`design.v`:
```
module fp10 #(
    parameter HALF = 100          
)(
    input  wire clk_in,
    input  wire reset,
    output wire tick
);
    reg [22:0] counter;
    reg clk_out;
    always @(posedge clk_in or posedge reset) begin
        if (reset) begin
            counter <= 0;
            clk_out <= 0;
        end
        else if (counter == HALF - 1) begin
            counter <= 0;
            clk_out <= ~clk_out;
        end
        else begin
            counter <= counter + 1;
        end
    end
    assign tick = (counter == HALF - 1) && ~clk_out;
endmodule
module miao10(clk, reset, tick, cout, qout);
input clk, reset, tick;
output cout;
output reg [7:0] qout;
always@(posedge clk or posedge reset) begin
   if (reset)
      qout <= 0;
   else if (tick) begin
      if(qout == 4)
         qout <= 0;
      else
         qout <= qout + 1;
   end
end
assign cout = (qout == 4) ? 1 : 0;
endmodule
module miao(qout,reset,clk,tick,cin,secin1,cout);
input clk,reset,tick,cin;
input [7:0] secin1;
output reg[7:0] qout;
output cout;
always@(posedge clk or posedge reset)
begin
	if(reset) qout<=0;
	else if(tick && cin)
	begin
   if(qout==59) begin qout<=0;end
	        else qout<=qout+1;end
end
assign cout=((qout==59)&&(secin1==4))?1:0;
endmodule
module fen(qout,am,am_fall,reset,clk,tick,cin,cout,nout,secin,secin1,naozhong);
input clk,reset,tick,am,am_fall,cin,naozhong;
input [7:0] secin;
input [7:0] secin1;
output reg[7:0] qout;
output reg[7:0] nout;
output   cout;
always@(posedge clk or posedge reset)
begin
	if(reset) qout<=0;
	else if(tick&&(~naozhong)&&(~am||cin))
	begin
   if(qout==59) begin qout<=0;end
	        else qout<=qout+1;end
end
always@(posedge clk or posedge reset)
begin
	if(reset) nout<=0;
	else if(am_fall&&naozhong)
	begin
	if(nout==59) begin nout<=0;end
		     else nout<=nout+1;end
end
assign cout=((qout==59)&&(secin==59)&&(secin1==4))?1:0;
endmodule
module shi(qout,ah,ah_fall,reset,clk,tick,cin,naozhong,nout);
input clk,reset,tick,ah,ah_fall,cin,naozhong;
output reg[7:0] qout;
output reg[7:0] nout;
always@(posedge clk or posedge reset)
begin
	if(reset) qout<=0;
	else if(tick&&(~naozhong)&&(~ah||cin))
	begin
   if(qout==23) qout<=0;
	        else qout<=qout+1;end
end
always@(posedge clk or posedge reset)
begin
	if(reset) nout<=0;
	else if(ah_fall&&naozhong)
	begin
	if(nout==23) begin nout<=0;end
		     else nout<=nout+1;end
end
endmodule
module alarm(en,clk,tick,reset,cin,set,shi,daodian,min,miao);
input [7:0] shi;
input [7:0] min;
input [7:0] miao;
input reset,cin,clk,tick,en;
output reg[7:0] set;
output daodian;
always@(posedge clk or posedge reset)
begin
	if(reset) set<=0;
	else if(tick)
	begin
		if(set==23)
		set<=0;
		else if(~cin)
		set<=set+1;
	end
end
assign daodian=(en&&(min==8'b0)&&(miao < 10))?1:0;
endmodule
module naozhong(
    input wire [7:0] shi_nao,
    input wire [7:0] shi_date,
    input wire [7:0] fen_nao,
    input wire [7:0] fen_date,
    input wire switch, clk, reset, tick,
    input wire switch_rise,
    output reg audio
);
    reg en_reg;
    reg alarm_enabled;
    always @(posedge clk or posedge reset)
    begin
        if (reset)
            en_reg <= 0;
        else if (tick)
        begin
            if (switch)
            begin
                en_reg <= 1;
            end
            else
                en_reg <= 0;
        end
    end
    always @(posedge clk or posedge reset)
    begin
        if (reset)
            alarm_enabled <= 1;
        else if (switch_rise)
            alarm_enabled <= !alarm_enabled;
    end
    always @(posedge clk or posedge reset)
    begin
        if (reset)
            audio <= 0;
        else if (tick)
        begin
            if (alarm_enabled && en_reg && (shi_nao == shi_date)&&(fen_nao == fen_date))
                audio <= 1;
            else
                audio <= 0;
        end
    end
endmodule
module audio(
    input wire clk,            
    input wire reset,          
    input wire en,             
    output wire pwm_out        
);
    parameter C4 = 261;
    parameter D4 = 293;
    parameter E4 = 329;
    parameter F4 = 349;
    parameter G4 = 392;
    parameter A4 = 440;
    parameter B4 = 493;
    parameter E_DI = 82;
    parameter FS = 93;
    parameter CLK_FREQ = 50000;
    parameter LONG  = 2000;
    parameter SHORT = 1000;
    reg [31:0] counter;
    reg [31:0] pwm_duty_cycle;   
    reg [31:0] note_freq;
    reg [31:0] note_duration_counter;
    reg [3:0] note_index;   
    function [31:0] note_table;
        input [3:0] idx;
        case (idx)
            4'd0:  note_table = D4;
            4'd1:  note_table = G4;
            4'd2:  note_table = B4;
            4'd3:  note_table = G4;
            4'd4:  note_table = A4;
            4'd5:  note_table = D4;
            4'd6:  note_table = E4;
            4'd7:  note_table = B4;
            4'd8:  note_table = G4;
            4'd9:  note_table = E_DI;
            4'd10: note_table = D4;
            4'd11: note_table = B4;
            4'd12: note_table = G4;
            4'd13: note_table = E_DI;
            4'd14: note_table = B4;
            4'd15: note_table = FS;
            default: note_table = B4;
        endcase
    endfunction
    function [31:0] duration_table;
        input [3:0] idx;
        case (idx)
            4'd5, 4'd6: duration_table = SHORT;
            default:    duration_table = LONG;
        endcase
    endfunction
    always @(posedge clk or posedge reset) begin
        if (reset) begin
            counter <= 0;
            pwm_duty_cycle <= 0;
        end else if (en) begin
            if (counter >= CLK_FREQ / note_freq) begin
                counter <= 0;
                pwm_duty_cycle <= ~pwm_duty_cycle;
            end else begin
                counter <= counter + 1;
            end
        end
    end
    always @(posedge clk or posedge reset) begin
        if (reset) begin
            note_index <= 0;
            note_freq <= note_table(4'd0);
            note_duration_counter <= 0;
        end else if (en) begin
            if (note_duration_counter >= duration_table(note_index)) begin
                note_duration_counter <= 0;
                note_index <= (note_index + 1) % 8;   
                note_freq <= note_table(note_index);
            end else begin
                note_duration_counter <= note_duration_counter + 1;
            end
        end
    end
    assign pwm_out = pwm_duty_cycle;
endmodule
module bcd(
	input	[7:0]	bin_in,
	output	[9:0]	bcd_out
    );
reg [3:0] ones;
reg [3:0] tens;
reg [1:0] hundreds;
integer i;
always @(*) begin
	ones 		= 4'd0;
	tens 		= 4'd0;
	hundreds 	= 2'd0;
	for(i = 7; i >= 0; i = i - 1) begin
		if (ones >= 4'd5) 		ones = ones + 4'd3;
		if (tens >= 4'd5) 		tens = tens + 4'd3;
		if (hundreds >= 4'd5)	hundreds = hundreds + 4'd3;
		hundreds = {hundreds[0],tens[3]};
		tens	 = {tens[2:0],ones[3]};
		ones	 = {ones[2:0],bin_in[i]};
	end
end	
assign bcd_out = {hundreds, tens, ones};
endmodule
module display(qin,sig);
input[3:0] qin;
output reg [0:6]sig;
always@(qin)
begin case(qin)
4'd0:sig=7'b0000001;
4'd1:sig=7'b1001111;
4'd2:sig=7'b0010010;
4'd3:sig=7'b0000110;
4'd4:sig=7'b1001100;
4'd5:sig=7'b0100100;
4'd6:sig=7'b0100000;
4'd7:sig=7'b0001111;
4'd8:sig=7'b0000000;
4'd9:sig=7'b0000100;
default:sig=7'b0000001;
endcase
end 
endmodule 
module mux2to1 (
   input wire [7:0] a,    
	input wire [7:0] b, 	 
   input wire sel,  
   output wire [7:0] y   
);
    assign y = (sel) ? a : b;
endmodule
module shuzizhong(
    input wire clk1,         
    input wire reset,        
    input wire ah1,          
    input wire am1,          
    input wire alarm1,       
    input wire en,           
    input wire naozhong,     
    output wire [0:6] shi,       
    output wire [0:6] ge,        
    output wire [0:6] min_shi,   
    output wire [0:6] min_ge,    
    output wire [0:6] sec_shi,   
    output wire [0:6] sec_ge,    
    output wire daodian,     
    output wire audio        
);
    wire tick;               
    wire [7:0] bb, miao1, fen1, shi1, nao_fen, nao_shi, set1;
    wire cout10, cout_miao, cout_fen, ring;
    wire [7:0] y_shi, y_fen, y_miao;
    wire [9:0] out, fen, miao;
    fp10 a(.clk_in(clk1), .reset(reset), .tick(tick));
    reg ah_s, ah, am_s, am, alarm_s, alarm;
    always @(posedge clk1 or posedge reset) begin
        if (reset) begin
            ah_s <= 1; ah <= 1;
            am_s <= 1; am <= 1;
            alarm_s <= 0; alarm <= 0;
        end else if (tick) begin
            ah_s <= ah1; ah <= ah_s;
            am_s <= am1; am <= am_s;
            alarm_s <= alarm1; alarm <= alarm_s;
        end
    end
    wire ah_fall = tick && ah && ~ah_s;
    wire am_fall = tick && am && ~am_s;
    wire alarm_rise = tick && ~alarm && alarm_s;
    miao10 inst16(.clk(clk1), .reset(reset), .tick(tick), .cout(cout10), .qout(bb));
    miao inst20(.qout(miao1), .reset(reset), .clk(clk1), .tick(tick), .cin(cout10),
                .secin1(bb), .cout(cout_miao));
    fen inst24(.qout(fen1), .am(am), .am_fall(am_fall), .reset(reset), .clk(clk1), .tick(tick),
               .cin(cout_miao), .cout(cout_fen), .nout(nao_fen), .secin(miao1), .secin1(bb),
               .naozhong(naozhong));
    shi inst19(.qout(shi1), .ah(ah), .ah_fall(ah_fall), .reset(reset), .clk(clk1), .tick(tick),
               .cin(cout_fen), .naozhong(naozhong), .nout(nao_shi));
    alarm inst3(.en(en), .clk(clk1), .tick(tick), .reset(reset), .cin(alarm), .set(set1),
                .shi(shi1), .daodian(daodian), .min(fen1), .miao(miao1));
    naozhong inst6(.shi_nao(nao_shi), .shi_date(shi1), .fen_nao(nao_fen), .fen_date(fen1),
                   .switch(alarm), .clk(clk1), .reset(reset), .tick(tick),
                   .switch_rise(alarm_rise), .audio(ring));
    audio inst5(.clk(clk1), .reset(reset), .en(ring), .pwm_out(audio));
    mux2to1 nn(.a(nao_shi), .b(shi1), .sel(naozhong), .y(y_shi));
    mux2to1 mm(.a(nao_fen), .b(fen1), .sel(naozhong), .y(y_fen));
    mux2to1 jj(.a(8'd0), .b(miao1), .sel(naozhong), .y(y_miao));
    bcd inst4(.bin_in(y_shi), .bcd_out(out));
    bcd inst(.bin_in(y_fen), .bcd_out(fen));
    bcd inst9(.bin_in(y_miao), .bcd_out(miao));
    display inst1(.qin(out[7:4]), .sig(shi));
    display inst2(.qin(out[3:0]), .sig(ge));
    display inst10(.qin(fen[7:4]), .sig(min_shi));
    display inst11(.qin(fen[3:0]), .sig(min_ge));
    display inst12(.qin(miao[7:4]), .sig(sec_shi));
    display inst13(.qin(miao[3:0]), .sig(sec_ge));
endmodule
```
`run.sh`:
```
#!/bin/bash
# the make line also repeats each setting of config.mk as NAME=value (left out here)
make -C /OpenROAD-flow-scripts/flow DESIGN_CONFIG=/design/flow/config.mk WORK_HOME=/design/flow/orfs CLKGATE_MAP_FILE= finish
```
`config.mk`:
```
export PLATFORM = sky130hd
export DESIGN_NAME = shuzizhong
export DESIGN_NICKNAME = shuzizhong
export VERILOG_FILES = /design/flow/design.v
export SDC_FILE = /design/flow/constraint.sdc
export NUM_CORES = 4
export LEC_CHECK = 0
export CAP_MARGIN = 30
export CELL_PAD_IN_SITES_DETAIL_PLACEMENT = 2
export CORE_MARGIN = 3
export CORE_UTILIZATION = 18
export CTS_CLUSTER_DIAMETER = 399
export CTS_CLUSTER_SIZE = 94
export HOLD_SLACK_MARGIN = 0.03
export MAX_ROUTING_LAYER = met5
export PLACE_DENSITY_LB_ADDON = 0.1
export SLEW_MARGIN = 20
export TNS_END_PERCENT = 10
```
`constraint.sdc`:
```
create_clock -name core_clock -period 33.0 [get_ports {clk1}]
set_input_delay 6.6000 -clock core_clock [delete_from_list [all_inputs] [get_ports {clk1}]]
set_output_delay 6.6000 -clock core_clock [all_outputs]
set_load 0.01 [all_outputs]
```
==> metrics.cfg, run 1 <==
[outcome]
outcome=timing/DRC/antenna clean

[drt]
n_antenna_cell=0
ant_nets=0
dr.pass1.iters=4
wl_per_cell_um=16.46
dr_total_vias=13589
viasPerCell=4.611
wirelength_um=48510
drc_errors=0
drt_iter0_markers=577

[floorplan]
die_y_um=294.0
core_um2=81330
rows=104
dieArea_um2=86440
die_w_um=294.0
fp_util_pct=18.36
boundaryPins=51

[synth]
ys_types=99
largest_area_cell=dfrtp_1
synth-edff-count=0
mux_area_share_pct=4.860
synthAdderAreaFrac_pct=12.27
xor_share_pct=8.967
ys_warn_count=11
common_cells=194 x nor2_1, 190 x nand2_1, 148 x dfrtp_1, 144 x ha_1
synth-seq-cells=156
syn_inst=1847
most_common_cell=nor2_1
synth_top_area_share_pct=24.81
avgSynthCellArea_um2=8.084
yosysCellCount=1847
yosysSeqAreaShare_pct=26.21
logic_family=simple AND/OR/NAND/NOR gates
synthTopCellsByArea=dfrtp_1 25%, ha_1 12%, xnor2_1 6.0%, nor2_1 4.9%, nand2_1 4.8%
simple_gate_area_share_pct=23.85
yosys_area_um2=14930
flop_cell=dfrtp_1
synthesis.area_um2=14930
synthesis.nets=1999
synthAoiAreaFrac_pct=20.05
async_flop_share_pct=100.0

[setup_path]
cp_num_buf_inv=4
r2r_slack_ps=13630
critPathLaunch=naozhong
cp_slowest_cell=mux2i_1
r2r_start=inst5.note_freq[4]$_DFFE_PP0P_
crit_cells=27
path_class=primary input to output pin
worst_setup_path_start_kind=primary input
reg2reg_to=inst5.counter[29]$_DFFE_PP0P_
worstPathRequired_ps=26400
path_max_fanout=36
crit_end=sec_ge[4]
critPathCaptureType=output pin
crit_arrival_ps=13500
critPathTopFamily=AND-OR/OR-AND gates
cpPeakStageDelay_ps=700
reg2reg_depth=79

[clocking]
htree_levels=4
clk_pin_slew_ps=70
tritoncts=done
cts_buffer_depth=2
cts_made_buffers=17
worstSkewPairLatency_ps=440
clock-sinks=156
ctsHoldBuffers=0
cts_resized=0
root_buffer=clkbuf_16
post_cts_buffers=0

[power_and_ir_drop]
power_density_nw_per_um2=23.32
p_seq_share_pct=47.7
clkPwrFrac_pct=48.4
p_comb_share_pct=3.9
p_switching_w=0.00009774
maxPowerGroup=the clock network
power.internal_w=0.0003038
comb_power_w=0.0000156
pg_clk_w=0.000194
leakagePower_nw=7.331
pg_seq_w=0.000192
peakVddDrop_v=0.00002468
switching_share_pct=24.34

[worst_hold_path]
whs_endpoint=ah$_DFFE_PP1P_
hold_class=flip-flop to flip-flop
hold_depth=2
min-delay-start=ah$_DFFE_PP1P_

[timing]
rsz0062_at_grt=no
maxSlewViolCount=0
finalSetupTns_ps=0
setup_viol=0
finalHoldViolCount=0
fmax_mhz=49.75
skew_ps=18.11
min_period_ps=20100
whs_ps=475.6
finalWorstSetupSlack_ps=12900
worstMarginPinSlew_ps=947.6
fin_crit_sh_pct=60.91
slew_headroom_pct=36.69

[cells_and_area]
fin_util_pct=21.17
syn_to_final_growth_pct=15.31
fill_cells=9334
fin_cells=2947
nNetsFinal=2026
combGateArea_um2=10460
regArea_um2=3914

[global_route]
antenna_found_initial=0
grt_max_degree=89
grt_overflow_total=0
track_usage_pct=11.38
grt_pass1_vias=14715
grt_pass1_wl_um=81340

[place]
io_buffers=50
dp_hpwl_um=38180
gp_congestion=0.7676
dp.cells=2913
place_ws_ps=12810

[flow_run]
cap_violations=0
warnings=74

## through the flow
step           instance area, um^2   power, W
2_1_floorplan                14930  0.0002041
3_3_place_gp                 16610  0.0002103
3_5_place_dp                 16610  0.0002108
4_1_cts                      17170  0.0004126
5_1_grt                      17220  0.0004219
6_report                     17220  0.0004015
## area by class of cell
class,count,area share (%)
repair buffers,61,3.547
well taps,1060,7.703
clock inverters,12,0.6759
multi-input cells,1548,60.74
flip-flops and latches,156,22.73
clock buffers,20,2.594
inverters,90,2.006
## per-layer routing
| layer | vias up | global-route usage, % | routed length [um] | share of wire, % |
|---|---|---|---|---|
| met5 | - | 0 | 0 | 0 |
| met1 | 6811 | 15.86 | 24340 | 50 |
| met4 | 0 | 1.619 | 295 | 0.61 |
| li1 | 6666 | - | - | - |
| met3 | 20 | 1.328 | 970 | 2.0 |
| met2 | 92 | 19.26 | 22900 | 47 |
==> run 2, diff against run 1 <==
CTS_CLUSTER_DIAMETER = 92   (was 399)
CTS_CLUSTER_SIZE = unset   (was 94)
GPL_TIMING_DRIVEN = 0   (was unset)
HOLD_SLACK_MARGIN = unset   (was 0.03)
MIN_ROUTING_LAYER = met2   (was unset)
TNS_END_PERCENT = unset   (was 10)
==> metrics.cfg, run 2 <==
[worst_hold_path]
hold_class=flip-flop to flip-flop
whs_endpoint=am$_DFFE_PP1P_
hold_depth=2
min-delay-start=am_s$_DFFE_PP1P_

[global_route]
met3_usage_pct=23.25
grt_pass1_vias=22488
grt_pass1_wl_um=81120
grtUsageMet2_pct=21.77
use_met1_pct=0
antenna_found_initial=0
track_usage_pct=17.31
grt.busiest_layer=met3
grt_max_degree=86
grt_overflow_total=0

[drt]
drt_iter0_markers=1633
viasPerCell=6.349
wl_per_cell_um=16.56
n_antenna_cell=0
dr_total_vias=18990
dr.pass1.iters=6
ant_nets=0
drc_errors=0
wirelength_um=49520

[power_and_ir_drop]
pg_clk_w=0.000197
switching_share_pct=24.50
peakVddDrop_v=0.00002952
power.internal_w=0.0003050
p_comb_share_pct=3.9
pg_seq_w=0.000192
leakagePower_nw=7.383
p_seq_share_pct=47.4
maxPowerGroup=the clock network
clkPwrFrac_pct=48.7
comb_power_w=0.0000157
power_density_nw_per_um2=23.26
p_switching_w=0.00009896

[setup_path]
cp_num_buf_inv=6
path_max_fanout=10
reg2reg_to=inst5.counter[22]$_DFFE_PP0P_
critPathCaptureType=output pin
cp_slowest_cell=buf_1
cpPeakStageDelay_ps=700
r2r_slack_ps=11830
path_class=primary input to output pin
r2r_start=inst5.note_freq[0]$_DFFE_PP1P_
crit_cells=29
crit_end=sec_ge[4]
critPathTopFamily=buffers and inverters
reg2reg_depth=84
worst_setup_path_start_kind=primary input
crit_arrival_ps=15460
worstPathRequired_ps=26400
critPathLaunch=naozhong

[clocking]
root_buffer=clkbuf_16
post_cts_buffers=0
cts_buffer_depth=2
clk_pin_slew_ps=70
htree_levels=4
clock-sinks=156
cts_made_buffers=17
worstSkewPairLatency_ps=460
tritoncts=done
ctsHoldBuffers=0
cts_resized=0

[place]
place_area_um2=16810
dp_hpwl_um=38200
gp_congestion=0.8411
io_buffers=49

[synth]
yosys_area_um2=14930
most_common_cell=nor2_1
largest_area_cell=dfrtp_1
synthAdderAreaFrac_pct=12.27
flop_cell=dfrtp_1
async_flop_share_pct=100.0
common_cells=194 x nor2_1, 190 x nand2_1, 148 x dfrtp_1, 144 x ha_1
mux_area_share_pct=4.860
synth_top_area_share_pct=24.81
yosysSeqAreaShare_pct=26.21
ys_warn_count=11
logic_family=simple AND/OR/NAND/NOR gates
simple_gate_area_share_pct=23.85
synth-seq-cells=156
synthTopCellsByArea=dfrtp_1 25%, ha_1 12%, xnor2_1 6.0%, nor2_1 4.9%, nand2_1 4.8%
xor_share_pct=8.967
yosysCellCount=1847
syn_inst=1847
avgSynthCellArea_um2=8.084
synthesis.nets=1999
synth-edff-count=0
ys_types=99
synthesis.area_um2=14930
synthAoiAreaFrac_pct=20.05

[cells_and_area]
fill_cells=9392
final_area_um2=17370
syn_to_final_growth_pct=16.34
nNetsFinal=2070
fin_util_pct=21.36

[outcome]
outcome=timing/DRC/antenna clean

[floorplan]
dieArea_um2=86440
rows=104
die_w_um=294.0
core_um2=81330
die_y_um=294.0
boundaryPins=51
fp_util_pct=18.36

[timing]
rsz0062_at_grt=no
maxSlewViolCount=0
fin_crit_sh_pct=66.85
setup_viol=0
slew_headroom_pct=39.26
finalHoldViolCount=0
finalSetupTns_ps=0
fmax_mhz=45.33
whs_ps=479.6
worstMarginPinSlew_ps=909.1
min_period_ps=22060
skew_ps=17.86

[flow_run]
warnings=74
cap_violations=0

[run 2: stage by stage]
step / setup WS [ps] / power, W / instances
final: 10940 / 0.0004040 / 2991
after global routing: 9466 / 0.0004255 / 2991
after CTS: 10880 / 0.0004117 / 2991
after detailed placement: 10940 / 0.0002114 / 2959
after global placement: 11290 / 0.0002106 / 2956
after floorplan: 13510 / 0.0002041 / 1847
[run 2: final cells by class]
| cell class | instances | area [um^2] | share of cell area (%) |
|---|---|---|---|
| Inverter | 90 | 347.8 | 2.002 |
| Clock inverter | 9 | 88.84 | 0.5114 |
| Clock buffer | 23 | 467.9 | 2.694 |
| Multi-Input combinational cell | 1548 | 10470 | 60.27 |
| Sequential cell | 156 | 3914 | 22.53 |
| Tap cell | 1060 | 1326 | 7.635 |
| Timing Repair Buffer | 52 | 530.5 | 3.054 |
| Buffer | 53 | 225.2 | 1.297 |
[run 2: metal layers]
metal / routed length [um] / share of wire (%)
met1: 0 / 0
met4: 1073 / 2.2
met5: 67 / 0.14
met3: 19520 / 39
met2: 28850 / 58
==> run 3, diff against run 2 <==
ABC_AREA = 1   (was unset)
CAP_MARGIN = 20   (was 30)
CELL_PAD_IN_SITES_DETAIL_PLACEMENT = unset   (was 2)
CORE_MARGIN = 2   (was 3)
CORE_UTILIZATION = 65   (was 18)
CTS_CLUSTER_DIAMETER = 201   (was 92)
GPL_TIMING_DRIVEN = unset   (was 0)
MAX_ROUTING_LAYER = unset   (was met5)
MIN_ROUTING_LAYER = unset   (was met2)
PLACE_DENSITY = 0.35   (was unset)
PLACE_DENSITY_LB_ADDON = unset   (was 0.1)
SETUP_SLACK_MARGIN = 2.3   (was unset)
clock period = 12.3 ns   (was 33.0 ns; I/O delays follow)
==> metrics.cfg, run 3 <==
[outcome]
outcome=failed layout checks
so.violations=negative setup slack

[setup_path]
worst_setup_path_start_kind=flip-flop
r2r_start=inst5.note_freq[4]$_DFFE_PP0P_
critPathCaptureType=flip-flop
cp_common_cell=nand2_2
critPathLaunch=inst5.note_freq[4]$_DFFE_PP0P_
crit_cells=91
worstPathRequired_ps=12620
reg2reg_to=inst5.pwm_duty_cycle[0]$_DFFE_PP0P_
r2r_slack_ps=-350
crit_arrival_ps=12970
critPathTopFamily=simple AND/OR/NAND/NOR gates
cp_num_buf_inv=16
path_class=flip-flop to flip-flop
cpPeakStageDelay_ps=550
path_max_fanout=8
crit_end=inst5.pwm_duty_cycle[0]$_DFFE_PP0P_
reg2reg_depth=91
cp_slowest_cell=xor2_1

[synth]
most_common_cell=nand2_1
synth_top_area_share_pct=24.06
largest_area_cell=dfrtp_1
syn_inst=2306
ys_types=58
synth-edff-count=0
synthesis.area_um2=15390
yosys_area_um2=15390
synth-seq-cells=156
ys_warn_count=11
flop_cell=dfrtp_1
synthesis.nets=2458
avgSynthCellArea_um2=6.674
synthAoiAreaFrac_pct=11.48
mux_area_share_pct=0.06504
xor_share_pct=5.349
simple_gate_area_share_pct=33.32
logic_family=simple AND/OR/NAND/NOR gates
yosysCellCount=2306
common_cells=487 x nand2_1, 446 x inv_1, 255 x nor2_1, 156 x o21ai_0, 148 x dfrtp_1
synthAdderAreaFrac_pct=11.84
yosysSeqAreaShare_pct=25.43
synthTopCellsByArea=dfrtp_1 24%, nand2_1 12%, ha_1 12%, inv_1 11%, nor2_1 6.2%
async_flop_share_pct=100.0

[global_route]
grt_max_degree=81
track_usage_pct=33.16
grt_pass1_vias=15001
grt_overflow_total=0
antenna_found_initial=1
grt_pass1_wl_um=67610

[drt]
dr.pass1.iters=9
dr_total_vias=17529
viasPerCell=5.989
drc_errors=0
ant_nets=0
wirelength_um=51180
wl_per_cell_um=17.49
drt_iter0_markers=1825

[cells_and_area]
syn_to_final_growth_pct=31.67
combGateArea_um2=11200
fill_cells=1320
nNetsFinal=2746
fin_cells=2927
regArea_um2=3915

[power_and_ir_drop]
p_comb_share_pct=34.7
power_w=0.001597
pg_clk_w=0.000523
clkPwrFrac_pct=32.8
comb_power_w=0.000554
power.internal_w=0.001019
leakagePower_nw=10.59
p_switching_w=0.0005778
switching_share_pct=36.19
pg_seq_w=0.000520
peakVddDrop_v=0.0001202
maxPowerGroup=combinational logic
power_density_nw_per_um2=78.78
p_seq_share_pct=32.5

[timing]
worstMarginPinSlew_ps=946.9
rsz0062_at_grt=yes
finalHoldViolCount=0
setup_viol=10
fin_crit_sh_pct=102.8
fmax_mhz=79.07
maxSlewViolCount=0
skew_ps=14.45
slew_headroom_pct=36.87
finalWorstSetupSlack_ps=-347.5
min_period_ps=12650

[clocking]
ctsHoldBuffers=0
tritoncts=done
htree_levels=4
cts_made_buffers=17
root_buffer=clkbuf_16
clock-sinks=156
clk_pin_slew_ps=80
worstSkewPairLatency_ps=440
cts_buffer_depth=2

[floorplan]
dieArea_um2=24930
rows=56
boundaryPins=51
core_um2=23330
die_w_um=157.9
die_y_um=157.9
fp_util_pct=65.96

[place]
gp_congestion=0.9486
dp_hpwl_um=27950
dp.cells=2665
place_ws_ps=-243.0
io_buffers=50

[worst_hold_path]
min-delay-start=inst16.qout[2]$_DFFE_PP0P_
hold_class=flip-flop to flip-flop
whs_endpoint=inst16.qout[2]$_DFFE_PP0P_
hold_depth=1

[flow_run]
warnings=79
cap_violations=0

==> run 3: routing by layer <==
metal  global-route usage, %  vias to the layer above  routed length, um
li1                        -                     7932                  -
met1                   41.24                     7999              19170
met2                   57.06                     1141              23440
met3                   6.324                      457               4781
met4                   12.38                        0               3790
met5                       0                        -                  0
==> run 3: cell type report <==
type,instances,share of cell area (%)
clock buffer,17,2.099
antenna,1,0.01235
multi-input combinational,1658,55.26
tap,319,1.970
clock inverter,15,0.8644
timing repair buffer,293,11.42
sequential,156,19.32
inverter,468,9.063
==> run 3: metrics by stage <==
step                hold slack, ps  utilization, %  cell area (um^2)  setup TNS (ps)
finish                       456.3           86.86             20270           -2564
detailed placement           442.4           70.84             16530           -1959
CTS                          452.9           80.42             18760               0
floorplan                    423.3               -             15680               0
global route                 485.8           86.85             20260           -5276
global placement             437.6           70.84             16530               0
==> run 3: timing repair <==
action / in CTS / in global routing
gates cloned: 2 / 0
setup buffers: 137 / 90
endpoints found under the setup margin: 52 / 52
gates resized: 225 / 296
pin swaps: 122 / 130
==> run 4, diff against run 3 <==
ABC_AREA = 0   (was 1)
CAP_MARGIN = 10   (was 20)
CELL_PAD_IN_SITES_DETAIL_PLACEMENT = 1   (was unset)
CORE_MARGIN = 9   (was 2)
CORE_UTILIZATION = 40   (was 65)
CTS_CLUSTER_DIAMETER = 358   (was 201)
CTS_CLUSTER_SIZE = 18   (was unset)
GPL_ROUTABILITY_DRIVEN = 0   (was unset)
HOLD_SLACK_MARGIN = 0.12   (was unset)
MAX_ROUTING_LAYER = met4   (was unset)
MIN_ROUTING_LAYER = met1   (was unset)
PLACE_DENSITY = unset   (was 0.35)
SETUP_SLACK_MARGIN = 1.64   (was 2.3)
SLEW_MARGIN = 5   (was 20)
TNS_END_PERCENT = 40   (was unset)
clock period = 25.0 ns   (was 12.3 ns; I/O delays follow)
==> metrics.cfg, run 4 <==
[floorplan]
die_w_um=211.2
boundaryPins=51
rows=70
die_y_um=211.2
core_um2=36700
fp_util_pct=40.69
dieArea_um2=44610

[setup_path]
reg2reg_to=inst5.pwm_duty_cycle[0]$_DFFE_PP0P_
r2r_slack_ps=5710
worst_setup_path_start_kind=flip-flop
path_max_fanout=28
reg2reg_depth=78
cp_num_buf_inv=7
cp_common_cell=ha_1
worstPathRequired_ps=25270
crit_end=inst5.pwm_duty_cycle[0]$_DFFE_PP0P_
critPathLaunch=inst5.note_freq[4]$_DFFE_PP0P_
path_class=flip-flop to flip-flop
cp_slowest_cell=o21ai_0
r2r_start=inst5.note_freq[4]$_DFFE_PP0P_
crit_cells=78
critPathCaptureType=flip-flop
cpPeakStageDelay_ps=530
critPathTopFamily=simple AND/OR/NAND/NOR gates
crit_arrival_ps=19560

[timing]
rsz0062_at_grt=no
finalSetupTns_ps=0
skew_ps=13.31
min_period_ps=19290
setup_viol=0
slew_headroom_pct=33.80
worstMarginPinSlew_ps=993.0
maxSlewViolCount=0
fmax_mhz=51.83
finalWorstSetupSlack_ps=5706
fin_crit_sh_pct=77.18
finalHoldViolCount=0

[drt]
drc_errors=0
n_antenna_cell=0
dr_total_vias=13675
wirelength_um=40880
viasPerCell=5.814
dr.pass1.iters=5
wl_per_cell_um=17.38
ant_nets=0
drt_iter0_markers=694

[clocking]
ctsHoldBuffers=0
cts_buffer_depth=2
clock-sinks=156
clk_pin_slew_ps=70
post_cts_buffers=0
cts_resized=0
htree_levels=4
tritoncts=done
worstSkewPairLatency_ps=430
cts_made_buffers=17
root_buffer=clkbuf_16

[synth]
largest_area_cell=dfrtp_1
yosys_area_um2=14930
xor_share_pct=8.967
synth-seq-cells=156
synthAoiAreaFrac_pct=20.05
yosysSeqAreaShare_pct=26.21
synthTopCellsByArea=dfrtp_1 25%, ha_1 12%, xnor2_1 6.0%, nor2_1 4.9%, nand2_1 4.8%
synth_top_area_share_pct=24.81
mux_area_share_pct=4.860
ys_types=99
yosysCellCount=1847
synth-edff-count=0
most_common_cell=nor2_1
ys_warn_count=11
syn_inst=1847
flop_cell=dfrtp_1
logic_family=simple AND/OR/NAND/NOR gates
synthAdderAreaFrac_pct=12.27
simple_gate_area_share_pct=23.85
synthesis.nets=1999
avgSynthCellArea_um2=8.084
common_cells=194 x nor2_1, 190 x nand2_1, 148 x dfrtp_1, 144 x ha_1
synthesis.area_um2=14930
async_flop_share_pct=100.0

[power_and_ir_drop]
power_w=0.0005484
comb_power_w=0.0000194
maxPowerGroup=the clock network
power_density_nw_per_um2=33.28
peakVddDrop_v=0.00003735
power.internal_w=0.0004206
p_comb_share_pct=3.5
p_switching_w=0.0001278
clkPwrFrac_pct=50.4
pg_clk_w=0.000276
p_seq_share_pct=46.1
switching_share_pct=23.30
pg_seq_w=0.000253
leakagePower_nw=7.346

[cells_and_area]
final_area_um2=16480
nNetsFinal=2023
syn_to_final_growth_pct=10.37
fin_cells=2352

[worst_hold_path]
min-delay-start=ah$_DFFE_PP1P_
hold_class=flip-flop to flip-flop
hold_depth=2
whs_endpoint=ah$_DFFE_PP1P_

[place]
place_ws_ps=5944
dp.cells=2320
io_buffers=50
dp_hpwl_um=31710
place_area_um2=15860

[flow_run]
warnings=74
cap_violations=0

[global_route]
grt_pass1_wl_um=69530
grt_overflow_total=0
track_usage_pct=18.87
grt_max_degree=85
grt_pass1_vias=14224
antenna_found_initial=0

[outcome]
outcome=timing/DRC/antenna clean

run 4: area by class of cell:
class,count,area [um^2]
Fill cell,4409,20220
Clock inverter,13,182.7
Inverter,90,345.3
Tap cell,468,585.6
Sequential cell,156,3914
Clock buffer,19,432.9
Multi-Input combinational cell,1548,10460
Timing Repair Buffer,58,560.5
run 4: stage by stage:
stage	util, %	hold WS (ps)
after floorplan	-	446.3
after CTS	44.90	487.4
final	44.90	484.4
after detailed placement	43.23	473.3
after global placement	43.23	461.3
after global routing	44.90	499.7
run 4: routing by layer:
layer | track usage, % | wire length [um] | part of all wire [%] | vias to the layer above
met1 | 22.32 | 18560 | 45 | 6774
li1 | - | - | - | 6695
met2 | 33.79 | 20980 | 51 | 163
met3 | 1.810 | 736 | 1.8 | 43
met5 | - | 0 | 0 | -
met4 | 4.712 | 610 | 1.5 | 0
==> run 5, diff against run 4 <==
ABC_AREA = 1   (was 0)
CAP_MARGIN = 20   (was 10)
CELL_PAD_IN_SITES_DETAIL_PLACEMENT = unset   (was 1)
CORE_MARGIN = 2   (was 9)
CORE_UTILIZATION = 72   (was 40)
CTS_CLUSTER_DIAMETER = unset   (was 358)
CTS_CLUSTER_SIZE = unset   (was 18)
GPL_ROUTABILITY_DRIVEN = unset   (was 0)
HOLD_SLACK_MARGIN = unset   (was 0.12)
MAX_ROUTING_LAYER = unset   (was met4)
MIN_ROUTING_LAYER = unset   (was met1)
PLACE_DENSITY = 0.78   (was unset)
SETUP_SLACK_MARGIN = unset   (was 1.64)
SLEW_MARGIN = 20   (was 5)
TNS_END_PERCENT = unset   (was 40)
clock period = 14.3 ns   (was 25.0 ns; I/O delays follow)
==> metrics.cfg, run 5 <==
[timing]
min_period_ps=13190
skew_ps=17.02
finalHoldViolCount=0
maxSlewViolCount=0
fin_crit_sh_pct=92.24
setup_viol=0
worstMarginPinSlew_ps=1028
slew_headroom_pct=31.28
finalWorstSetupSlack_ps=1110
fmax_mhz=75.82

[power_and_ir_drop]
p_seq_share_pct=33.6
p_comb_share_pct=30.8
p_switching_w=0.0004415
leakagePower_nw=9.207
maxPowerGroup=the clock network
clkPwrFrac_pct=35.6
power_density_nw_per_um2=78.46
switching_share_pct=33.20
comb_power_w=0.000410
pg_seq_w=0.000447
pg_clk_w=0.000473
peakVddDrop_v=0.0001024
power.internal_w=0.0008883

[synth]
yosysCellCount=2306
logic_family=simple AND/OR/NAND/NOR gates
ys_warn_count=11
synthTopCellsByArea=dfrtp_1 24%, nand2_1 12%, ha_1 12%, inv_1 11%, nor2_1 6.2%
synth-edff-count=0
synthAoiAreaFrac_pct=11.48
ys_types=58
async_flop_share_pct=100.0
yosysSeqAreaShare_pct=25.43
most_common_cell=nand2_1
mux_area_share_pct=0.06504
synth-seq-cells=156
largest_area_cell=dfrtp_1
simple_gate_area_share_pct=33.32
syn_inst=2306
common_cells=487 x nand2_1, 446 x inv_1, 255 x nor2_1, 156 x o21ai_0, 148 x dfrtp_1
yosys_area_um2=15390
synthesis.nets=2458
avgSynthCellArea_um2=6.674
synthAdderAreaFrac_pct=11.84
flop_cell=dfrtp_1
xor_share_pct=5.349
synthesis.area_um2=15390
synth_top_area_share_pct=24.06

[clocking]
ctsHoldBuffers=0
clock-sinks=156
htree_levels=4
worstSkewPairLatency_ps=450
clk_pin_slew_ps=60
cts_made_buffers=17
cts_buffer_depth=2
tritoncts=done
root_buffer=clkbuf_16

[setup_path]
critPathLaunch=naozhong
crit_cells=34
path_max_fanout=29
reg2reg_depth=90
r2r_start=inst5.note_freq[3]$_DFFE_PP0P_
worst_setup_path_start_kind=primary input
crit_end=shi[4]
critPathTopFamily=buffers and inverters
cp_num_buf_inv=10
cp_slowest_cell=clkdlybuf4s50_1
path_class=primary input to output pin
worstPathRequired_ps=11440
reg2reg_to=inst5.counter[8]$_DFFE_PP0P_
critPathCaptureType=output pin
r2r_slack_ps=1110
cpPeakStageDelay_ps=1150
crit_arrival_ps=10330

[floorplan]
dieArea_um2=22560
core_um2=21020
die_w_um=150.2
fp_util_pct=73.22
rows=53
die_y_um=150.2
boundaryPins=51

[cells_and_area]
nNetsFinal=2528
fill_cells=1557
fin_util_pct=80.63
syn_to_final_growth_pct=10.12

[worst_hold_path]
hold_depth=1
hold_class=flip-flop to flip-flop
min-delay-start=inst16.qout[2]$_DFFE_PP0P_
whs_endpoint=inst16.qout[2]$_DFFE_PP0P_

[drt]
wirelength_um=38730
wl_per_cell_um=14.54
dr_total_vias=15174
drc_errors=0
viasPerCell=5.696
ant_nets=0
n_antenna_cell=0
dr.pass1.iters=6
drt_iter0_markers=1212

[global_route]
grt_overflow_total=0
met3_usage_pct=6.182
track_usage_pct=34.51
grtUsageMet2_pct=59.32
use_met1_pct=43.06
grt_pass1_wl_um=63960
grt_pass1_vias=14230
grt_max_degree=89
antenna_found_initial=0
grt.busiest_layer=met2

[place]
io_buffers=50
dp_hpwl_um=28890
place_ws_ps=404.9
gp_congestion=0.9412

[flow_run]
warnings=76
cap_violations=0

[outcome]
outcome=timing/DRC/antenna clean

-- run 5: repair_timing --
item                       in CTS  in global routing
setup endpoints to repair       0                 10
gates resized                   0                 26
buffers inserted                0                 20
-- run 5: metrics by stage --
step                      hold slack, ps  instances  total power [W]  TNS, ps  area, um^2
after global routing               498.1       2664         0.001406   -714.6       16950
after detailed placement           451.1       2611        0.0008627        0       16130
after CTS                          461.3       2643         0.001332        0       16720
after global placement             439.1       2611        0.0008451        0       16130
final                              455.8       2664         0.001330        0       16950
after floorplan                    423.3       2306        0.0006984        0       15390
-- run 5: layout make-up --
class	instances	area, um^2	area share [%]
inverter	468	1782	10.51
clock inverter	14	168.9	0.9966
timing repair buffer	76	695.7	4.105
clock buffer	18	429.2	2.532
tap	275	344.1	2.030
sequential	156	3915	23.10
multi-input combinational	1657	9614	56.73
-- run 5: layer usage --
layer | up-vias | wire [um]
li1 | 7485 | -
met1 | 7066 | 16550
met5 | - | 0
met3 | 96 | 2599
met4 | 0 | 1085
met2 | 527 | 18490
==> run 6, diff against run 5 <==
ABC_AREA = unset   (was 1)
CAP_MARGIN = 10   (was 20)
CELL_PAD_IN_SITES_DETAIL_PLACEMENT = 0   (was unset)
CORE_MARGIN = 3   (was 2)
CORE_UTILIZATION = 18   (was 72)
CTS_CLUSTER_DIAMETER = 118   (was unset)
CTS_CLUSTER_SIZE = 40   (was unset)
GPL_ROUTABILITY_DRIVEN = 0   (was unset)
GPL_TIMING_DRIVEN = 0   (was unset)
MAX_ROUTING_LAYER = met5   (was unset)
MIN_ROUTING_LAYER = met2   (was unset)
PLACE_DENSITY = unset   (was 0.78)
PLACE_DENSITY_LB_ADDON = 0.1   (was unset)
clock period = 14.2 ns   (was 14.3 ns; I/O delays follow)
==> metrics.cfg, run 6 <==
[synth]
avgSynthCellArea_um2=8.084
async_flop_share_pct=100.0
common_cells=194 x nor2_1, 190 x nand2_1, 148 x dfrtp_1, 144 x ha_1
synthesis.area_um2=14930
synth_top_area_share_pct=24.81
xor_share_pct=8.967
ys_types=99
ys_warn_count=11
mux_area_share_pct=4.860
synth-seq-cells=156
yosysCellCount=1847
most_common_cell=nor2_1
flop_cell=dfrtp_1
synthesis.nets=1999
synthAdderAreaFrac_pct=12.27
logic_family=simple AND/OR/NAND/NOR gates
synthAoiAreaFrac_pct=20.05
yosysSeqAreaShare_pct=26.21
yosys_area_um2=14930
syn_inst=1847
synth-edff-count=0
simple_gate_area_share_pct=23.85
synthTopCellsByArea=dfrtp_1 25%, ha_1 12%, xnor2_1 6.0%, nor2_1 4.9%, nand2_1 4.8%
largest_area_cell=dfrtp_1

[power_and_ir_drop]
power_density_nw_per_um2=47.99
p_seq_share_pct=47.5
switching_share_pct=25.78
maxPowerGroup=the clock network
power.internal_w=0.0006954
comb_power_w=0.0000369
p_switching_w=0.0002416
leakagePower_nw=8.172
p_comb_share_pct=3.9
pg_clk_w=0.000455
clkPwrFrac_pct=48.6
peakVddDrop_v=0.00009111
pg_seq_w=0.000445

[timing]
min_period_ps=15080
slew_headroom_pct=35.38
finalWorstSetupSlack_ps=-875.3
skew_ps=13.23
worstMarginPinSlew_ps=967.2
setup_viol=33
rsz0062_at_grt=yes
finalSetupTns_ps=-26780
maxSlewViolCount=0
fmax_mhz=66.33
finalHoldViolCount=0
fin_crit_sh_pct=106.2

[clocking]
clock-sinks=156
ctsHoldBuffers=0
worstSkewPairLatency_ps=440
clk_pin_slew_ps=70
htree_levels=4
tritoncts=done
cts_made_buffers=17
root_buffer=clkbuf_16
cts_buffer_depth=2

[floorplan]
dieArea_um2=86440
rows=104
fp_util_pct=18.36
boundaryPins=51
die_y_um=294.0
die_w_um=294.0
core_um2=81330

[setup_path]
crit_end=inst5.counter[20]$_DFFE_PP0P_
critPathLaunch=inst5.note_freq[4]$_DFFE_PP0P_
worstPathRequired_ps=14580
worst_setup_path_start_kind=flip-flop
reg2reg_to=inst5.counter[20]$_DFFE_PP0P_
cpPeakStageDelay_ps=480
reg2reg_depth=84
path_max_fanout=7
crit_arrival_ps=15450
r2r_start=inst5.note_freq[4]$_DFFE_PP0P_
critPathTopFamily=AND-OR/OR-AND gates
cp_num_buf_inv=10
r2r_slack_ps=-880
critPathCaptureType=flip-flop
crit_cells=84
cp_slowest_cell=dfrtp_2
path_class=flip-flop to flip-flop

[outcome]
so.violations=negative setup slack
outcome=failed layout checks

[cells_and_area]
syn_to_final_growth_pct=30.77
fin_util_pct=24.01
nNetsFinal=2181

[place]
io_buffers=49
dp_hpwl_um=35200

[drt]
drt_iter0_markers=1903
dr.pass1.iters=7
wirelength_um=48640
ant_nets=0
n_antenna_cell=0
wl_per_cell_um=15.68
drc_errors=0
dr_total_vias=19698
viasPerCell=6.350

[worst_hold_path]
hold_depth=2
hold_class=flip-flop to flip-flop
whs_endpoint=am$_DFFE_PP1P_
min-delay-start=am_s$_DFFE_PP1P_

[global_route]
antenna_found_initial=0
grt_pass1_wl_um=77710
grt_overflow_total=0
track_usage_pct=16.79
grt_max_degree=81
grt_pass1_vias=21881

[flow_run]
warnings=77
cap_violations=0

-- run 6: area by class of cell --
cell class	instances	area, um^2
clock inverters	13	110.1
well taps	1060	1326
multi-input cells	1550	11500
repair buffers	166	1438
flip-flops and latches	156	3918
plain buffers	48	369.1
clock buffers	19	452.9
inverters	90	409.1
fillers	8784	61800
-- run 6: per-stage QoR --
step | cell area [um^2] | worst slack (ps) | total power [W] | cells | hold WS (ps)
2_1_floorplan | 15290 | -76.86 | 0.0004744 | 1847 | 446.3
3_5_place_dp | 17160 | -3489 | 0.0004918 | 2958 | 461.6
4_1_cts | 19040 | -955.3 | 0.0009490 | 3077 | 479.5
6_report | 19530 | -875.3 | 0.0009370 | 3102 | 481.4
5_1_grt | 19530 | -1648 | 0.0009818 | 3102 | 498.7
3_3_place_gp | 17110 | -3536 | 0.0004903 | 2956 | 459.2
-- run 6: layer usage --
metal	vias to the layer above	share of wire (%)	global-route usage [%]
met3	206	45	25.28
met1	7170	0	-
met5	-	0.14	0.8869
met4	2	2.7	1.680
li1	6958	-	-
met2	5362	53	19.12
-- run 6: repair_timing --
item,CTS,global route
pin swaps,75,63
endpoints found under the setup margin,46,45
buffers inserted,83,29
cloned,7,0
gates resized,142,59
==> run 7, diff against run 6 <==
ABC_AREA = 1   (was unset)
CAP_MARGIN = 20   (was 10)
CELL_PAD_IN_SITES_DETAIL_PLACEMENT = unset   (was 0)
CORE_MARGIN = 2   (was 3)
CORE_UTILIZATION = 70   (was 18)
CTS_CLUSTER_DIAMETER = 195   (was 118)
CTS_CLUSTER_SIZE = 72   (was 40)
GPL_ROUTABILITY_DRIVEN = unset   (was 0)
GPL_TIMING_DRIVEN = unset   (was 0)
MAX_ROUTING_LAYER = met4   (was met5)
MIN_ROUTING_LAYER = unset   (was met2)
PLACE_DENSITY_LB_ADDON = unset   (was 0.1)
SETUP_SLACK_MARGIN = 0.88   (was unset)
clock period = 10.7 ns   (was 14.2 ns; I/O delays follow)
==> metrics.cfg, run 7 <==
[synth]
synth-edff-count=0
ys_types=58
flop_cell=dfrtp_1
logic_family=simple AND/OR/NAND/NOR gates
xor_share_pct=5.349
synth_top_area_share_pct=24.06
most_common_cell=nand2_1
common_cells=487 x nand2_1, 446 x inv_1, 255 x nor2_1, 156 x o21ai_0, 148 x dfrtp_1
synthesis.nets=2458
async_flop_share_pct=100.0
avgSynthCellArea_um2=6.674
largest_area_cell=dfrtp_1
synthTopCellsByArea=dfrtp_1 24%, nand2_1 12%, ha_1 12%, inv_1 11%, nor2_1 6.2%
synthAoiAreaFrac_pct=11.48
synthAdderAreaFrac_pct=11.84
synth-seq-cells=156
simple_gate_area_share_pct=33.32
ys_warn_count=11
syn_inst=2306
yosys_area_um2=15390
yosysSeqAreaShare_pct=25.43
synthesis.area_um2=15390
yosysCellCount=2306
mux_area_share_pct=0.06504

[floorplan]
fp_util_pct=70.96
die_w_um=152.3
dieArea_um2=23190
core_um2=21690
rows=54
die_y_um=152.3
boundaryPins=51

[global_route]
track_usage_pct=70.18
grt_overflow_total=3

[clocking]
cts_made_buffers=17
cts_buffer_depth=2
ctsHoldBuffers=0
clock-sinks=156
root_buffer=clkbuf_16
htree_levels=4

[outcome]
lastStage=global routing (5_1_grt)
outcome=aborted with a tool error
error_line=[ERROR GRT-0232] Routing congestion too high. Check the congestion heatmap in the GUI.

[place]
dp_hpwl_um=31400
place_ws_ps=-892.4
io_buffers=50
gp_congestion=0.9696
place_area_um2=17680

run 7: what timing repair did:
| item | 4_1_cts |
|---|---|
| pin swaps | 62 |
| hold endpoints to repair | 0 |
| gates cloned | 4 |
| setup endpoints to repair | 52 |
| buffers inserted | 95 |
| gates resized | 141 |
run 7: stage by stage:
| step | power (W) | std cells |
|---|---|---|
| after global placement | 0.001129 | 2786 |
| after floorplan | 0.0009334 | 2306 |
| after CTS | 0.001757 | 2916 |
| after detailed placement | 0.001155 | 2786 |
run 7: routing by layer:
layer / overflow / GRT usage, %
met4: 1 / 66.93
met2: 2 / 91.18
met1: 0 / 67.80
met3: 0 / 48.12
met5: - / -
==> run 8, diff against run 7 <==
CTS_CLUSTER_DIAMETER = 201   (was 195)
CTS_CLUSTER_SIZE = unset   (was 72)
HOLD_SLACK_MARGIN = -0.09   (was unset)
MAX_ROUTING_LAYER = unset   (was met4)
SETUP_SLACK_MARGIN = 0.77   (was 0.88)
TNS_END_PERCENT = 35   (was unset)
==> metrics.cfg, run 8 <==
[power_and_ir_drop]
p_seq_share_pct=30.7
leakagePower_nw=10.91
clkPwrFrac_pct=34.9
comb_power_w=0.000669
power_density_nw_per_um2=95.77
peakVddDrop_v=0.0001012
power.internal_w=0.001182
pg_seq_w=0.000597
switching_share_pct=39.23
p_switching_w=0.0007632
maxPowerGroup=the clock network
p_comb_share_pct=34.4
pg_clk_w=0.000679

[clocking]
cts_made_buffers=17
worstSkewPairLatency_ps=470
clk_pin_slew_ps=80
htree_levels=4
root_buffer=clkbuf_16
tritoncts=done
ctsHoldBuffers=0
clock-sinks=156
cts_buffer_depth=2

[setup_path]
crit_arrival_ps=13340
r2r_slack_ps=-2260
critPathCaptureType=flip-flop
cp_num_buf_inv=18
reg2reg_to=inst5.counter[6]$_DFFE_PP0P_
cp_common_cell=buf_4
path_class=flip-flop to flip-flop
r2r_start=inst5.note_freq[3]$_DFFE_PP0P_
reg2reg_depth=72
worstPathRequired_ps=11080
crit_end=inst5.counter[6]$_DFFE_PP0P_
cp_slowest_cell=xnor2_1
path_max_fanout=9
critPathTopFamily=AND-OR/OR-AND gates
critPathLaunch=inst5.note_freq[3]$_DFFE_PP0P_
worst_setup_path_start_kind=flip-flop
crit_cells=72
cpPeakStageDelay_ps=660

[synth]
avgSynthCellArea_um2=6.674
synth_top_area_share_pct=24.06
flop_cell=dfrtp_1
yosysSeqAreaShare_pct=25.43
simple_gate_area_share_pct=33.32
synthAoiAreaFrac_pct=11.48
synthTopCellsByArea=dfrtp_1 24%, nand2_1 12%, ha_1 12%, inv_1 11%, nor2_1 6.2%
syn_inst=2306
ys_types=58
yosys_area_um2=15390
largest_area_cell=dfrtp_1
most_common_cell=nand2_1
logic_family=simple AND/OR/NAND/NOR gates
ys_warn_count=11
yosysCellCount=2306
synthesis.nets=2458
synthesis.area_um2=15390
common_cells=487 x nand2_1, 446 x inv_1, 255 x nor2_1, 156 x o21ai_0, 148 x dfrtp_1
synth-seq-cells=156
synthAdderAreaFrac_pct=11.84
xor_share_pct=5.349
mux_area_share_pct=0.06504
synth-edff-count=0
async_flop_share_pct=100.0

[timing]
skew_ps=19.85
whs_ps=499.9
maxSlewViolCount=0
slew_headroom_pct=35.28
rsz0062_at_grt=yes
fin_crit_sh_pct=121.1
fmax_mhz=77.15
min_period_ps=12960
finalHoldViolCount=0
worstMarginPinSlew_ps=968.9
finalWorstSetupSlack_ps=-2262
setup_viol=10

[floorplan]
core_um2=21690
die_w_um=152.3
dieArea_um2=23190
boundaryPins=51
rows=54
fp_util_pct=70.96
die_y_um=152.3

[drt]
wirelength_um=63530
viasPerCell=6.650
drc_errors=0
ant_nets=0
dr_total_vias=19399
drt_iter0_markers=3130
dr.pass1.iters=10
wl_per_cell_um=21.78

[flow_run]
warnings=80
cap_violations=0

[global_route]
grt_pass1_vias=16731
antenna_found_initial=3
track_usage_pct=39.93
grt_overflow_total=0
grt_max_degree=90
grt_pass1_wl_um=77400

[outcome]
so.violations=negative setup slack
outcome=failed layout checks

[worst_hold_path]
hold_depth=2
whs_endpoint=inst5.note_duration_counter[30]$_DFFE_PP0P_
min-delay-start=inst5.note_duration_counter[30]$_DFFE_PP0P_
hold_class=flip-flop to flip-flop

[place]
place_area_um2=17630
io_buffers=50
dp_hpwl_um=31470
gp_congestion=0.9547

[cells_and_area]
final_area_um2=20310
syn_to_final_growth_pct=31.98
nNetsFinal=2775

run 8: layout make-up:
class / count / area (um^2)
diodes: 1 / 2.502
clock inverters: 15 / 211.5
clock buffers: 17 / 425.4
well taps: 280 / 350.3
repair buffers: 320 / 2608
multi-input cells: 1660 / 10970
fillers: 761 / 1375
flip-flops and latches: 156 / 3916
inverters: 468 / 1828
run 8: metrics by stage:
step / power, W / utilization (%) / setup slack, ps / cells / setup TNS, ps
final: 0.001945 / 93.66 / -2262 / 2917 / -21040
after global routing: 0.001994 / 93.65 / -2579 / 2916 / -24320
after CTS: 0.001812 / 87.91 / -140.9 / 2874 / -919.5
after detailed placement: 0.001160 / 81.29 / -680.6 / 2778 / -8380
after global placement: 0.001129 / 81.29 / -47.39 / 2778 / -279.8
after floorplan: 0.0009334 / - / -651.4 / 2306 / -6111
run 8: what timing repair did:
| action | CTS | global route |
|---|---|---|
| resized | 118 | 258 |
| setup buffers | 60 | 42 |
| endpoints found under the setup margin | 52 | 52 |
| pin swaps | 46 | 95 |
| cloned | 4 | 0 |
| endpoints found under the hold margin | 0 | 0 |
run 8: layer usage:
layer	global-route usage, %	share of wire (%)	up-vias
met5	0	0.052	-
met1	48.56	32	8718
met3	7.110	13	753
met4	18.47	10	2
met2	69.03	44	1940
li1	-	-	7986
==> run 9, diff against run 8 <==
CTS_CLUSTER_DIAMETER = 196   (was 201)
CTS_CLUSTER_SIZE = 39   (was unset)
HOLD_SLACK_MARGIN = unset   (was -0.09)
PLACE_DENSITY_LB_ADDON = 0.04   (was unset)
SETUP_SLACK_MARGIN = 3.19   (was 0.77)
TNS_END_PERCENT = unset   (was 35)
==> metrics.cfg, run 9 <==
[synth]
flop_cell=dfrtp_1
synthesis.area_um2=15390
synth-edff-count=0
ys_types=58
synthAoiAreaFrac_pct=11.48
yosys_area_um2=15390
mux_area_share_pct=0.06504
logic_family=simple AND/OR/NAND/NOR gates
yosysSeqAreaShare_pct=25.43
synth-seq-cells=156
syn_inst=2306
most_common_cell=nand2_1
common_cells=487 x nand2_1, 446 x inv_1, 255 x nor2_1, 156 x o21ai_0, 148 x dfrtp_1
synthesis.nets=2458
synthTopCellsByArea=dfrtp_1 24%, nand2_1 12%, ha_1 12%, inv_1 11%, nor2_1 6.2%
synth_top_area_share_pct=24.06
simple_gate_area_share_pct=33.32
largest_area_cell=dfrtp_1
synthAdderAreaFrac_pct=11.84
ys_warn_count=11
async_flop_share_pct=100.0
avgSynthCellArea_um2=6.674
yosysCellCount=2306
xor_share_pct=5.349

[floorplan]
die_w_um=152.3
dieArea_um2=23190
core_um2=21690
die_y_um=152.3
rows=54
fp_util_pct=70.96
boundaryPins=51

[clocking]
cts_made_buffers=17
clock-sinks=156
root_buffer=clkbuf_16
cts_buffer_depth=2
ctsHoldBuffers=0
htree_levels=4

[outcome]
outcome=aborted with a tool error
lastStage=global routing (5_1_grt)
error_line=[ERROR DPL-0038] Utilization greater than 100%, impossible to legalize

[place]
io_buffers=50
dp.cells=2739
dp_hpwl_um=31230
gp_congestion=1.027

run 9: through the flow:
| step | instance area [um^2] | worst slack, ps | hold WS (ps) |
|---|---|---|---|
| 2_1_floorplan | 16320 | -649.6 | 423.3 |
| 3_3_place_gp | 17920 | -6.901 | 438.3 |
| 3_5_place_dp | 17920 | -612.4 | 447.6 |
| 4_1_cts | 20800 | -126.3 | 484.6 |
run 9: timing repair:
| item | 4_1_cts |
|---|---|
| buffers inserted | 170 |
| pin swaps | 137 |
| cloned | 3 |
| endpoints found under the hold margin | 0 |
| gates resized | 465 |
| endpoints found under the setup margin | 52 |
==> run 10, diff against run 9 <==
CORE_UTILIZATION = 68   (was 70)
CTS_CLUSTER_DIAMETER = 195   (was 196)
CTS_CLUSTER_SIZE = unset   (was 39)
PLACE_DENSITY_LB_ADDON = unset   (was 0.04)
SETUP_SLACK_MARGIN = unset   (was 3.19)
clock period = 12.5 ns   (was 10.7 ns; I/O delays follow)
==> metrics.cfg, run 10 <==
[drt]
drc_errors=0
drt_iter0_markers=1181
dr_total_vias=15213
n_antenna_cell=0
wl_per_cell_um=14.10
ant_nets=0
dr.pass1.iters=6
viasPerCell=5.587
wirelength_um=38400

[power_and_ir_drop]
switching_share_pct=33.84
leakagePower_nw=9.471
p_seq_share_pct=33.7
comb_power_w=0.000457
clkPwrFrac_pct=36.1
pg_seq_w=0.000511
pg_clk_w=0.000547
p_comb_share_pct=30.2
p_switching_w=0.0005129
maxPowerGroup=the clock network
power_density_nw_per_um2=86.21
peakVddDrop_v=0.00007601
power.internal_w=0.001003

[synth]
logic_family=simple AND/OR/NAND/NOR gates
synth-seq-cells=156
ys_types=58
synthAoiAreaFrac_pct=11.48
common_cells=487 x nand2_1, 446 x inv_1, 255 x nor2_1, 156 x o21ai_0, 148 x dfrtp_1
avgSynthCellArea_um2=6.674
synth_top_area_share_pct=24.06
yosysCellCount=2306
synth-edff-count=0
flop_cell=dfrtp_1
async_flop_share_pct=100.0
largest_area_cell=dfrtp_1
mux_area_share_pct=0.06504
yosys_area_um2=15390
synthAdderAreaFrac_pct=11.84
ys_warn_count=11
most_common_cell=nand2_1
syn_inst=2306
xor_share_pct=5.349
synthTopCellsByArea=dfrtp_1 24%, nand2_1 12%, ha_1 12%, inv_1 11%, nor2_1 6.2%
yosysSeqAreaShare_pct=25.43
synthesis.area_um2=15390
simple_gate_area_share_pct=33.32
synthesis.nets=2458

[floorplan]
boundaryPins=51
rows=55
core_um2=22430
die_w_um=154.4
fp_util_pct=68.61
die_y_um=154.4
dieArea_um2=23850

[timing]
whs_ps=455.8
fmax_mhz=84.36
setup_viol=0
slew_headroom_pct=40.04
finalSetupTns_ps=0
worstMarginPinSlew_ps=891.1
min_period_ps=11850
finalHoldViolCount=0
skew_ps=12.58
fin_crit_sh_pct=94.83
maxSlewViolCount=0

[setup_path]
path_max_fanout=7
r2r_start=inst5.note_freq[6]$_DFFE_PP0P_
cp_num_buf_inv=13
crit_cells=92
crit_end=inst5.counter[6]$_DFFE_PP0P_
path_class=flip-flop to flip-flop
cpPeakStageDelay_ps=420
reg2reg_to=inst5.counter[6]$_DFFE_PP0P_
cp_common_cell=nand2_1
crit_arrival_ps=12190
reg2reg_depth=92
worstPathRequired_ps=12830
critPathLaunch=inst5.note_freq[6]$_DFFE_PP0P_
critPathCaptureType=flip-flop
cp_slowest_cell=dfrtp_1
critPathTopFamily=simple AND/OR/NAND/NOR gates
worst_setup_path_start_kind=flip-flop
r2r_slack_ps=650

[outcome]
outcome=timing/DRC/antenna clean

[place]
io_buffers=50
dp_hpwl_um=27790
gp_congestion=0.9495

[clocking]
clock-sinks=156
clk_pin_slew_ps=70
root_buffer=clkbuf_16
htree_levels=4
worstSkewPairLatency_ps=450
cts_buffer_depth=2
tritoncts=done
ctsHoldBuffers=0
cts_made_buffers=17

[global_route]
antenna_found_initial=0
grt_pass1_wl_um=62730
grt_overflow_total=0
grt_pass1_vias=14154
track_usage_pct=31.25
grt_max_degree=83

[cells_and_area]
syn_to_final_growth_pct=14.23
nNetsFinal=2577
fin_util_pct=78.37
fill_cells=1710

[flow_run]
cap_violations=0
warnings=76

[worst_hold_path]
min-delay-start=inst16.qout[2]$_DFFE_PP0P_
hold_depth=1
hold_class=flip-flop to flip-flop
whs_endpoint=inst16.qout[2]$_DFFE_PP0P_

run 10: final cells by class:
type                       count  area [um^2]  area share, %
sequential                   156         3915          22.27
multi-input combinational   1660         9869          56.14
inverter                     468         1788          10.17
tap                          285        356.6          2.028
clock inverter                15        190.2          1.082
timing repair buffer         122         1036          5.893
clock buffer                  17        425.4          2.420
run 10: what timing repair did:
| item | 4_1_cts | 5_1_grt |
|---|---|---|
| gates resized | 11 | 85 |
| pin swaps | 2 | 37 |
| buffers inserted | 5 | 38 |
| endpoints found under the setup margin | 10 | 35 |
| cloned | 0 | 4 |
run 10: per-stage QoR:
stage,setup WS (ps),area [um^2],power (W),cells
3_3_place_gp,207.9,16310,0.0009664,2644
6_report,646.1,17580,0.001516,2723
5_1_grt,-211.5,17580,0.001601,2723
3_5_place_dp,-396.5,16310,0.0009790,2644
4_1_cts,43.42,16980,0.001523,2681
2_1_floorplan,65.75,15390,0.0007990,2306
run 10: per-layer routing:
| metal | wire length, um | global-route usage, % | part of all wire (%) | vias up |
|---|---|---|---|---|
| met2 | 18130 | 53.38 | 47 | 528 |
| met4 | 767 | 8.554 | 2.0 | 0 |
| li1 | - | - | - | 7597 |
| met5 | 0 | 0 | 0 | - |
| met1 | 17100 | 41.82 | 45 | 7010 |
| met3 | 2404 | 4.119 | 6.3 | 78 |
==> run 11, diff against run 10 <==
ABC_AREA = unset   (was 1)
CORE_UTILIZATION = 12   (was 68)
CTS_CLUSTER_DIAMETER = unset   (was 195)
clock period = 29.8 ns   (was 12.5 ns; I/O delays follow)
==> metrics.cfg, run 11 <==
[setup_path]
crit_arrival_ps=19120
cp_slowest_cell=and2_1
r2r_start=inst5.note_freq[3]$_DFFE_PP0P_
reg2reg_depth=78
path_max_fanout=28
critPathLaunch=inst5.note_freq[3]$_DFFE_PP0P_
cpPeakStageDelay_ps=530
critPathCaptureType=flip-flop
r2r_slack_ps=10950
crit_cells=78
worstPathRequired_ps=30070
crit_end=inst5.pwm_duty_cycle[0]$_DFFE_PP0P_
cp_num_buf_inv=6
cp_common_cell=ha_1
critPathTopFamily=simple AND/OR/NAND/NOR gates
reg2reg_to=inst5.pwm_duty_cycle[0]$_DFFE_PP0P_
path_class=flip-flop to flip-flop
worst_setup_path_start_kind=flip-flop

[floorplan]
die_y_um=356.7
core_um2=123600
dieArea_um2=127300
die_w_um=356.7
boundaryPins=51
fp_util_pct=12.08
rows=129

[place]
gp_congestion=0.8137
dp_hpwl_um=28840
io_buffers=50
place_area_um2=17330
dp.cells=3490

[global_route]
track_usage_pct=5.817
grt_pass1_wl_um=62370
antenna_found_initial=0
grt_overflow_total=0
grt_max_degree=98
grt_pass1_vias=12526

[power_and_ir_drop]
power_w=0.0004352
switching_share_pct=22.62
leakagePower_nw=7.307
p_seq_share_pct=48.8
power.internal_w=0.0003368
peakVddDrop_v=0.00002207
p_switching_w=0.00009846
power_density_nw_per_um2=24.34
p_comb_share_pct=3.7
maxPowerGroup=registers
pg_clk_w=0.000207
comb_power_w=0.0000161
clkPwrFrac_pct=47.5
pg_seq_w=0.000212

[synth]
synthTopCellsByArea=dfrtp_1 25%, ha_1 12%, xnor2_1 6.0%, nor2_1 4.9%, nand2_1 4.8%
xor_share_pct=8.967
largest_area_cell=dfrtp_1
async_flop_share_pct=100.0
synth-edff-count=0
synthesis.area_um2=14930
most_common_cell=nor2_1
ys_types=99
synth_top_area_share_pct=24.81
mux_area_share_pct=4.860
flop_cell=dfrtp_1
synth-seq-cells=156
yosysSeqAreaShare_pct=26.21
ys_warn_count=11
synthesis.nets=1999
syn_inst=1847
synthAdderAreaFrac_pct=12.27
avgSynthCellArea_um2=8.084
yosysCellCount=1847
logic_family=simple AND/OR/NAND/NOR gates
simple_gate_area_share_pct=23.85
synthAoiAreaFrac_pct=20.05
yosys_area_um2=14930
common_cells=194 x nor2_1, 190 x nand2_1, 148 x dfrtp_1, 144 x ha_1

[drt]
wirelength_um=37230
drc_errors=0
dr.pass1.iters=8
ant_nets=0
n_antenna_cell=0
viasPerCell=3.710
wl_per_cell_um=10.57
drt_iter0_markers=719
dr_total_vias=13065

[timing]
setup_viol=0
fin_crit_sh_pct=63.27
fmax_mhz=53.04
min_period_ps=18850
finalSetupTns_ps=0
finalHoldViolCount=0
slew_headroom_pct=34.68
maxSlewViolCount=0
rsz0062_at_grt=no
worstMarginPinSlew_ps=979.7
skew_ps=12.61

[clocking]
root_buffer=clkbuf_16
tritoncts=done
worstSkewPairLatency_ps=440
clock-sinks=156
cts_buffer_depth=2
cts_resized=0
htree_levels=4
cts_made_buffers=17
post_cts_buffers=0
clk_pin_slew_ps=60
ctsHoldBuffers=0

[worst_hold_path]
whs_endpoint=ah$_DFFE_PP1P_
min-delay-start=ah_s$_DFFE_PP1P_
hold_depth=2
hold_class=flip-flop to flip-flop

[outcome]
outcome=timing/DRC/antenna clean

[flow_run]
cap_violations=0
warnings=74

[cells_and_area]
fin_cells=3522
final_area_um2=17880
syn_to_final_growth_pct=19.79
fill_cells=14067
nNetsFinal=2024

run 11: routing by layer:
layer	wire length, um	track usage [%]	up-vias
met5	0	0	-
met4	475	1.529	0
li1	-	-	6705
met1	18680	7.963	6111
met2	16720	9.399	217
met3	1352	0.9770	32
run 11: layout make-up:
type                            instances  area, um^2  share of cell area [%]
Timing Repair Buffer                   59       563.0                   3.148
Inverter                               90       345.3                   1.931
Tap cell                             1637        2048                   11.45
Clock buffer                           22       464.2                   2.595
Multi-Input combinational cell       1548       10460                   58.47
Clock inverter                         10       92.59                  0.5177
Sequential cell                       156        3914                   21.88
run 11: stage by stage:
| step | utilization (%) | hold WS, ps | worst slack [ps] |
|---|---|---|---|
| 6_report | 14.47 | 472.4 | 10950 |
| 5_1_grt | 14.47 | 490.1 | 9335 |
| 4_1_cts | 14.47 | 472.7 | 10860 |
| 3_5_place_dp | 14.02 | 463.0 | 10890 |
| 3_3_place_gp | 14.02 | 458.8 | 11090 |
| 2_1_floorplan | - | 446.3 | 11590 |
No activity file was given, so power comes from the tool's default toggle rates.
